==> flow/design.v (excerpt) <==
module dct_4x4_core (
    input          clk,
    input          reset,
    input          i_valid,
    output         i_ready,
    input  [255:0] i_data,
    output         o_valid,
    input          o_ready,
    output [255:0] o_data
);
Size: roughly 9,100 cells after synthesis, about 1,000 flip-flops, roughly 76,000 um^2 of cells after synthesis.
==> flow/config.mk <==
export PLATFORM = sky130hd
export DESIGN_NAME = dct_4x4_core
export DESIGN_NICKNAME = dct_4x4_core
export VERILOG_FILES = /design/flow/design.v
export SDC_FILE = /design/flow/constraint.sdc
export NUM_CORES = 4
export LEC_CHECK = 0
export CAP_MARGIN = 20
export CORE_MARGIN = 2
export CORE_UTILIZATION = 9
export PLACE_DENSITY = 0.6
export SLEW_MARGIN = 20
==> flow/constraint.sdc <==
create_clock -name core_clock -period 6.05 [get_ports {clk}]
set_input_delay 1.2100 -clock core_clock [delete_from_list [all_inputs] [get_ports {clk}]]
set_output_delay 1.2100 -clock core_clock [all_outputs]
set_load 0.01 [all_outputs]
run.sh (not shown) runs the stock make flow with config.mk's settings and CLKGATE_MAP_FILE=.
The baseline went through all stages and came out clean.
Change:
CORE_UTILIZATION = 72   (was 9)
CTS_CLUSTER_DIAMETER = 28   (was not set)
SETUP_SLACK_MARGIN = 0.99   (was not set)
clock period = 3.76 ns   (was 6.05 ns; I/O delays follow)
After rerunning: Now the flow never finished: it broke off in global routing; synthesized area is unchanged; die area drops by well over a third; synthesized cell count stays the same.
Change:
CORE_UTILIZATION = 40   (was 72)
CTS_CLUSTER_DIAMETER = not set   (was 28)
SETUP_SLACK_MARGIN = not set   (was 0.99)
clock period = 4.07 ns   (was 3.76 ns; I/O delays follow)
Result: This time the run completed and failed the layout checks on setup timing. Die size increases by about 80%. Area after synthesis does not change. Synthesized cell count is unchanged.
Change:
CORE_UTILIZATION = 72   (was 40)
CTS_CLUSTER_DIAMETER = 288   (was not set)
CTS_CLUSTER_SIZE = 98   (was not set)
PLACE_DENSITY = 0.39   (was 0.6)
clock period = 3.27 ns   (was 4.07 ns; I/O delays follow)
Effect: The new run failed in global routing, error GRT-0228. Die area went down by 44%. Area after synthesis stays the same. Synthesized cell count stays the same.
Change:
CORE_UTILIZATION = 40   (was 72)
CTS_CLUSTER_DIAMETER = not set   (was 288)
CTS_CLUSTER_SIZE = not set   (was 98)
PLACE_DENSITY = 0.6   (was 0.39)
SETUP_SLACK_MARGIN = 0.72   (was not set)
clock period = 4.74 ns   (was 3.27 ns; I/O delays follow)
This time the run completed with no timing, DRC or antenna violations.
Die size increases by 79%.
Synthesized area does not change.
Synthesized cell count does not change.
Change:
CORE_UTILIZATION = 66   (was 40)
SETUP_SLACK_MARGIN = not set   (was 0.72)
clock period = 3.98 ns   (was 4.74 ns; I/O delays follow)
With this change the flow completed and failed the layout checks on setup timing.
Clock skew is higher by 0.0094 ns.
Clock-buffer cell count falls by 3.

========
Setup of oak:
Starting RTL as in the previous note.
clock: 5.56 ns
lec_check: 0
cap_margin: 0
core_margin: 2
core_utilization: 70
cts_cluster_diameter: 200
max_routing_layer: met4
setup_slack_margin: 0.34
slew_margin: 20
oak ran to completion and came out clean on the timing, design-rule and antenna checks.
Input-level comparison between pine and oak:
- CORE_UTILIZATION now 71, was 70
- PLACE_DENSITY_LB_ADDON now 0.05, previously not set
- ABC_AREA now 1, previously not set
- SETUP_SLACK_MARGIN no longer set, was 0.34
- CAP_MARGIN now 20, was 0
- CTS_CLUSTER_DIAMETER now 103, was 200
- the clock period (ns, I/O delays scaled along) now 3.77, was 5.56
Findings:
| pine | all stages done | FAIL | setup timing |
pine vs oak: fraction of met2 tracks used by global routing up in pine
Clock-buffer cell count of pine falls short of that of oak by a few percent.
Compared to oak, the routing of pine uses more wire.
On register-to-register slack, oak beats pine.
Summary of pine over oak: worst setup slack decreased 0.81 ns; count of plain and timing-repair buffers increased 58%.
Between oak and pine, the flow reports achievable clock frequency increasing by more than a quarter.
pine: wire length of the first global-routing pass higher than oak
pine vs oak, number of design-rule violations left by the first detailed-router iteration went up by about 32%.
> inputs changed (pine -> birch)
- clearing PLACE_DENSITY_LB_ADDON, which used to be 0.05
- putting SETUP_SLACK_MARGIN at 0.34 where nothing was set
- clearing ABC_AREA, which used to be 1
- swapping 103 for 348 in CTS_CLUSTER_DIAMETER
- putting TNS_END_PERCENT at 5 where nothing was set
- swapping 71 for 70 in CORE_UTILIZATION
- swapping 3.77 for 4.92 in the clock period (ns, I/O delays scaled along)
Findings:
- birch completed; timing, DRC and antenna clean
- birch ended up with u_dct_4x4.col_out[12][13] as its last element of the critical path; pine ended up with u_dct_4x4.col_out[10][14].
- Between birch and pine, the difference in post-CTS clock slew at the launch and capture registers of the worst setup and hold paths is negligible.
- Looking at final total negative setup slack across birch and pine, the one that comes out lower is pine.
- Total routing resource utilization after global routing (higher): pine
- birch reports its critical path launch point as u_dct_4x4.row_out[13][1] while pine reports u_dct_4x4.row_out[8][0].
- Going from pine to birch, non-clock buffer count moved down, post-layout utilization of the core moved down.
- Via count of the first global-routing pass (pine / birch): 1.12
- Looking only at minimum clock period after layout, and setting everything else aside, the higher value of birch and pine goes to birch.
- Relative to pine, wire length has gone down in birch.
- In the final design statistics, birch uses fewer standard cells in total than pine.
Input changes introduced in maple (baseline for comparison: birch):
- CORE_UTILIZATION changed from 70 to 72
- HOLD_SLACK_MARGIN newly set to -0.08
- CTS_CLUSTER_DIAMETER changed from 348 to 252
- TNS_END_PERCENT removed (was 5)
- the clock period (ns, I/O delays scaled along) changed from 4.92 to 4.04
--- outcome ---
maple finished all stages; however, its layout fails the closing checks, the failures being setup timing. In the reports for maple and birch, the smaller utilization belongs to birch. maple vs birch: maximum fanout along the worst path down in maple. met3 track demand over resource for maple is higher than for birch. maple against birch: number of gates resized after CTS increased 232, hold slack decreased 0.0091 ns, non-clock buffer contribution to total cell area increased 1.9 points. [compare] base=birch new=maple: slack of the critical path saw a decrease; maximum frequency saw a decrease; post-route minimum period saw an increase; share of the clock period used by the worst path saw an increase.
[inputs] cedar vs maple
- ABC_AREA newly set to 1
- CORE_UTILIZATION changed from 72 to 70
- CTS_CLUSTER_DIAMETER changed from 252 to 215
- HOLD_SLACK_MARGIN removed (was -0.08)
- the clock period (ns, I/O delays scaled along) changed from 4.04 to 4.92
==> results <==
Final checks on maple, whose flow otherwise completed, came back failing, citing setup timing.
cedar went all the way through synthesis, placement and routing and the layout is clean on timing, DRC and antenna.
Re ratio of routed vias to standard cells: maple was higher than cedar.
Number of logic inverters in the finished layout, cedar and maple: higher on cedar
cedar has final wirelength below what maple had.
